==> run a: inputs <==
==> flow/design.v <==
module fullreg #(  parameter N = 16 )(
    input [N-1:0] d,
    output reg [N-1:0] q,
    input clk,
    input en,
    input clr,  
    input rst   
    );
always @(posedge clk,posedge rst) begin
    if(rst)
        q<=0;
    else    
    if(en==1)begin
        if(clr)
            q<=0;
        else
            q<=d;
    end
end
endmodule
module exp_adder_bias (
    input  wire [7:0] exp1,    
    input  wire [7:0] exp2,    
    output wire [7:0] exp_out  
);
    wire [8:0] sum;            
    wire [8:0] sum_minus_bias;
    assign sum = exp1 + exp2;
    assign sum_minus_bias = sum - 9'd127;
    assign exp_out = sum_minus_bias[7:0];
endmodule
module exp_normalizer (
    input  wire        msb_mult,    
    input  wire [7:0]  exp_in,      
    output wire [7:0]  exp_out      
);
    assign exp_out = msb_mult ? (exp_in + 8'd1) : exp_in;
endmodule
module mantissa_normalizer (
    input  wire [47:0] mult_out,    
    output wire [23:0] mant_out     
);
    assign mant_out = mult_out[47] ? 
                      mult_out[47:24] : 
                      mult_out[46:23];
endmodule
module mult24 (
    input  wire [23:0] a,    
    input  wire [23:0] b,    
    output wire [47:0] p     
);
    assign p = $unsigned(a) * $unsigned(b);
endmodule
module fp32mult (
    input  wire [31:0] x1,
    input  wire [31:0] x2,
    input  wire        en,
    input  wire        rst,
    input  wire        clk,
    output wire [31:0] y,
    output wire        ready
);
    wire [31:0] x1_reg;
    wire [31:0] x2_reg;
    fullreg #(32) reg_x1 (.clk(clk), .rst(rst), .clr(1'b0), .en(en), .d(x1), .q(x1_reg));
    fullreg #(32) reg_x2 (.clk(clk), .rst(rst), .clr(1'b0), .en(en), .d(x2), .q(x2_reg));
    wire sign1 = x1_reg[31];
    wire sign2 = x2_reg[31];
    wire [7:0] exp1 = x1_reg[30:23];
    wire [7:0] exp2 = x2_reg[30:23];
    wire [23:0] mant1 = {1'b1, x1_reg[22:0]};  
    wire [23:0] mant2 = {1'b1, x2_reg[22:0]};
    wire sign_result = sign1 ^ sign2;
    wire [7:0] exp_sum;
      wire en_d1;
    wire en_d2;
    exp_adder_bias exp_add_inst (
        .exp1(exp1),
        .exp2(exp2),
        .exp_out(exp_sum)
    );
    wire [47:0] mant_product;
    mult24 mult_inst (
        .a(mant1),
        .b(mant2),
        .p(mant_product)
    );
    wire [7:0] exp_norm;
    exp_normalizer exp_norm_inst (
        .msb_mult(mant_product[47]),
        .exp_in(exp_sum),
        .exp_out(exp_norm)
    );
    wire [23:0] mant_norm;
    mantissa_normalizer mant_norm_inst (
        .mult_out(mant_product),
        .mant_out(mant_norm)
    );
    wire [31:0] result_comb;
    assign result_comb = {sign_result, exp_norm, mant_norm[22:0]};
    fullreg #(32) reg_out (
        .clk(clk),
        .rst(rst),
        .clr(1'b0),
        .en(en_d1),
        .d(result_comb),
        .q(y)
    );
    fullreg #(1) reg_en_stage1 (
        .clk(clk),
        .rst(rst),
        .clr(1'b0),
        .en(1'b1),
        .d(en),
        .q(en_d1)
    );
    fullreg #(1) reg_en_stage2 (
        .clk(clk),
        .rst(rst),
        .clr(1'b0),
        .en(1'b1),
        .d(en_d1),
        .q(en_d2)
    );
    assign ready = en_d2;
endmodule
==> flow/run.sh <==
#!/bin/bash
# the make line also repeats each setting of config.mk as NAME=value (left out here)
make -C /OpenROAD-flow-scripts/flow DESIGN_CONFIG=/design/flow/config.mk WORK_HOME=/design/flow/orfs CLKGATE_MAP_FILE= finish
==> flow/config.mk <==
export PLATFORM = sky130hd
export DESIGN_NAME = fp32mult
export DESIGN_NICKNAME = fp32mult
export VERILOG_FILES = /design/flow/design.v
export SDC_FILE = /design/flow/constraint.sdc
export NUM_CORES = 4
export LEC_CHECK = 0
export CAP_MARGIN = 20
export CORE_MARGIN = 2
export CORE_UTILIZATION = 40
export CTS_CLUSTER_SIZE = 66
export GPL_ROUTABILITY_DRIVEN = 1
export HOLD_SLACK_MARGIN = -0.03
export MAX_ROUTING_LAYER = met4
export SLEW_MARGIN = 5
export TNS_END_PERCENT = 45
==> flow/constraint.sdc <==
create_clock -name core_clock -period 10.0 [get_ports {clk}]
set_input_delay 2.0000 -clock core_clock [delete_from_list [all_inputs] [get_ports {clk}]]
set_output_delay 2.0000 -clock core_clock [all_outputs]
set_load 0.01 [all_outputs]
==> inputs of run b, as changes to run a <==
- CORE_UTILIZATION: 40 -> 63
- CTS_CLUSTER_DIAMETER: unset -> 200
- CTS_CLUSTER_SIZE: 66 -> 100
- GPL_ROUTABILITY_DRIVEN: 1 -> unset
- HOLD_SLACK_MARGIN: -0.03 -> unset
- MAX_ROUTING_LAYER: met4 -> unset
- SLEW_MARGIN: 5 -> 20
- TNS_END_PERCENT: 45 -> unset
==> inputs of run c, as changes to run a <==
- CORE_UTILIZATION: 40 -> 50
- CTS_CLUSTER_SIZE: 66 -> unset
- GPL_ROUTABILITY_DRIVEN: 1 -> unset
- HOLD_SLACK_MARGIN: -0.03 -> unset
- MAX_ROUTING_LAYER: met4 -> unset
- SLEW_MARGIN: 5 -> 20
- TNS_END_PERCENT: 45 -> unset
==> flow/constraint.sdc (replaced) <==
create_clock -name core_clock -period 8.69 [get_ports {clk}]
set_input_delay 1.7380 -clock core_clock [delete_from_list [all_inputs] [get_ports {clk}]]
set_output_delay 1.7380 -clock core_clock [all_outputs]
set_load 0.01 [all_outputs]
==> inputs of run d, as changes to run a <==
- ABC_AREA: unset -> 1
- CORE_MARGIN: 2 -> 10
- CORE_UTILIZATION: 40 -> 48
- CTS_CLUSTER_SIZE: 66 -> unset
- GPL_ROUTABILITY_DRIVEN: 1 -> unset
- HOLD_SLACK_MARGIN: -0.03 -> unset
- MAX_ROUTING_LAYER: met4 -> unset
- SLEW_MARGIN: 5 -> 20
- TNS_END_PERCENT: 45 -> unset
==> results <==
item                                          run c         run a         run b          run d
Area reported by Yosys stat              0.0227 mm²    0.0227 mm²    0.0227 mm²     0.0244 mm²
Worst Setup Slack, final                     435 ps       1390 ps       1570 ps        2520 ps
Via density                                    5.32          5.06          5.61           4.93
Yosys simple share                            14.8%         14.8%         14.8%          18.4%
Result of the run  no timing/DRC/antenna violations  no timing/DRC/antenna violations  no timing/DRC/antenna violations  no timing/DRC/antenna violations
Finished Layout Cells                         3,094         3,243         2,940          3,872
First DRT Iteration DRCs                        825         1,003           889          1,155
Non-clk invs                                    607           607           607            980
Routability cong.                             0.887         0.927         0.901          0.933
Clkbuf count                                      9             9             9             10
Source of the worst hold timing path  reg_out.q[10]  reg_x2.q[10]  reg_out.q[7]  reg_out.q[28]
WL met3                                     3180 µm       3380 µm       3950 µm        4530 µm
Mi-comb count                                 1,632         1,632         1,632          1,974
Total Nets Final                              3,229         3,213         3,205          3,927
Post-detail-place hpwl                    49,500 µm     50,100 µm     46,300 µm      55,600 µm
